==> onyx: inputs <==
==> flow/design.v <==
module ex2_1 (
	      input 		 clk, rst, validi,
	      input [31:0] 	 data_in,
	      output logic 	 valido, 
	      output logic [31:0] data_out
	      );
   enum 			 {S0, S1, S2} state, next;
   logic [31:0]  		 a1, a2, a3;
   logic [31:0]			 counter;
   always_ff @(posedge clk or posedge rst) begin
      if (rst) begin
	 data_out <= 32'b0;
	 valido <= 1'b0;
	 state = S0;
	 counter = 0;
	 a1 = 0;
	 a2 = 0;
	 a3 = 0;
      end
      else begin
	 case (state)
	   S0: begin
	      if (validi) 
		  	begin
		  		a1 = data_in;
		  		a2 += data_in;
		  		a3 *= data_in;
		  		data_out <= a2;
		 		if(counter > 2 && (counter % 3 == 0)) 
					begin
	 	 				valido <= 1'b1;
		 			end
		 		next = S1;
		 		counter += 1;
		  	end
		  else 
		  	begin
		 		next = S0;
		 		counter = 0;
				valido <= 1'b0;
	      	end
	   end
	   S1: begin
	      if (validi) 
		  	begin
		 		a1 *= data_in;
		 		a2 = data_in;
		 		a3 += data_in;
		 		data_out <= a3;
		 		if(counter > 2 && (counter % 3 == 1)) 
					begin
	 	 				valido <= 1'b1;
		 			end
		 		next = S2;
		 		counter += 1;
			end	      
		  else 
		  	begin
				next = S0;
				counter = 0;
				valido <= 1'b0;
		  	end
	   end
	   S2: begin
	      if (validi) 
		  	begin
		 		a1 += data_in;
		 		a2 *= data_in;
		 		a3 = data_in;
		 		data_out <= a1;
		 		if(counter % 3 == 2) 
					begin
		 				valido <= 1'b1;
		  			end
	      		next = S0;
		  		counter += 1;
			end
		  else 
		  	begin
				next = S0;
		 		counter = 0;
				valido <= 1'b0;
			end
	   end
	 endcase
	 state = next;
      end
   end
endmodule
==> flow/run.sh <==
#!/bin/bash
# the make line also repeats each setting of config.mk as NAME=value (left out here)
make -C /OpenROAD-flow-scripts/flow DESIGN_CONFIG=/design/flow/config.mk WORK_HOME=/design/flow/orfs CLKGATE_MAP_FILE= finish
==> flow/config.mk <==
export PLATFORM = sky130hd
export DESIGN_NAME = ex2_1
export DESIGN_NICKNAME = ex2_1
export VERILOG_FILES = /design/flow/design.v
export SDC_FILE = /design/flow/constraint.sdc
export NUM_CORES = 4
export LEC_CHECK = 0
export ABC_AREA = 0
export CAP_MARGIN = 15
export CORE_MARGIN = 2
export CORE_UTILIZATION = 71
export CTS_CLUSTER_DIAMETER = 225
export HOLD_SLACK_MARGIN = -0.09
export SLEW_MARGIN = 20
==> flow/constraint.sdc <==
create_clock -name core_clock -period 8.23 [get_ports {clk}]
set_input_delay 1.6460 -clock core_clock [delete_from_list [all_inputs] [get_ports {clk}]]
set_output_delay 1.6460 -clock core_clock [all_outputs]
set_load 0.01 [all_outputs]
==> inputs of delta, as changes to onyx <==
==> flow/config.mk (replaced) <==
export PLATFORM = sky130hd
export DESIGN_NAME = ex2_1
export DESIGN_NICKNAME = ex2_1
export VERILOG_FILES = /design/flow/design.v
export SDC_FILE = /design/flow/constraint.sdc
export NUM_CORES = 4
export LEC_CHECK = 0
export CAP_MARGIN = 20
export CORE_MARGIN = 2
export CORE_UTILIZATION = 72
export CTS_CLUSTER_DIAMETER = 119
export CTS_CLUSTER_SIZE = 94
export SETUP_SLACK_MARGIN = 0.81
export SLEW_MARGIN = 20
==> flow/constraint.sdc (replaced) <==
create_clock -name core_clock -period 2.85 [get_ports {clk}]
set_input_delay 0.5700 -clock core_clock [delete_from_list [all_inputs] [get_ports {clk}]]
set_output_delay 0.5700 -clock core_clock [all_outputs]
set_load 0.01 [all_outputs]
==> inputs of sierra, as changes to onyx <==
==> flow/config.mk (replaced) <==
export PLATFORM = sky130hd
export DESIGN_NAME = ex2_1
export DESIGN_NICKNAME = ex2_1
export VERILOG_FILES = /design/flow/design.v
export SDC_FILE = /design/flow/constraint.sdc
export NUM_CORES = 4
export LEC_CHECK = 0
export CAP_MARGIN = 20
export CORE_MARGIN = 2
export CORE_UTILIZATION = 40
export SLEW_MARGIN = 20
==> flow/constraint.sdc (replaced) <==
create_clock -name core_clock -period 9.8 [get_ports {clk}]
set_input_delay 1.9600 -clock core_clock [delete_from_list [all_inputs] [get_ports {clk}]]
set_output_delay 1.9600 -clock core_clock [all_outputs]
set_load 0.01 [all_outputs]
==> flow_summary.toml <==
# implementation run metrics
[outcome]
lastStage = "5_1_grt"
tool.error = "[ERROR GRT-0232] Routing congestion too high. Check the congestion heatmap in the GUI."
outcome = "did not finish"

[global_route]
grt_use_total_pct = 76.9
met3_usage_pct = 64.0
grt_use_met1_pct = 78.6

[floorplanning]
die_area_mm2 = 0.0862
die_h_um = 294
fp_util_pct = 72.5

[placed_design]
place_area_mm2 = 0.0700
place_congestion = 0.996

[clock_network]
cts_setup_buffers = 147
the above is filed under delta

==> flow_summary.toml <==
# implementation run metrics
[placed_design]
place_area_mm2 = 0.0647

[floorplanning]
die_area_mm2 = 0.154
fp_util_pct = 40.3

[outcome]
outcome = "finished clean"

[global_route]
grt_use_met1_pct = 36.7
grt_use_total_pct = 26.8
met3_usage_pct = 6.06
the above is filed under sierra

==> flow_summary.toml <==
# implementation run metrics
[clock_network]
cts_setup_buffers = 106
cts_resized = 229

[placed_design]
place_area_mm2 = 0.0658

[outcome]
so_faults = "setup timing"
outcome = "finished with violations"

[global_route]
grt_use_total_pct = 47.4
grt_use_met1_pct = 60.1
met3_usage_pct = 15.4

[final_timing]
worst_slack_ps = -946
setup_viol = 29

[floorplanning]
die_h_um = 296
die_area_mm2 = 0.0874
fp_util_pct = 71.9
the above is filed under onyx

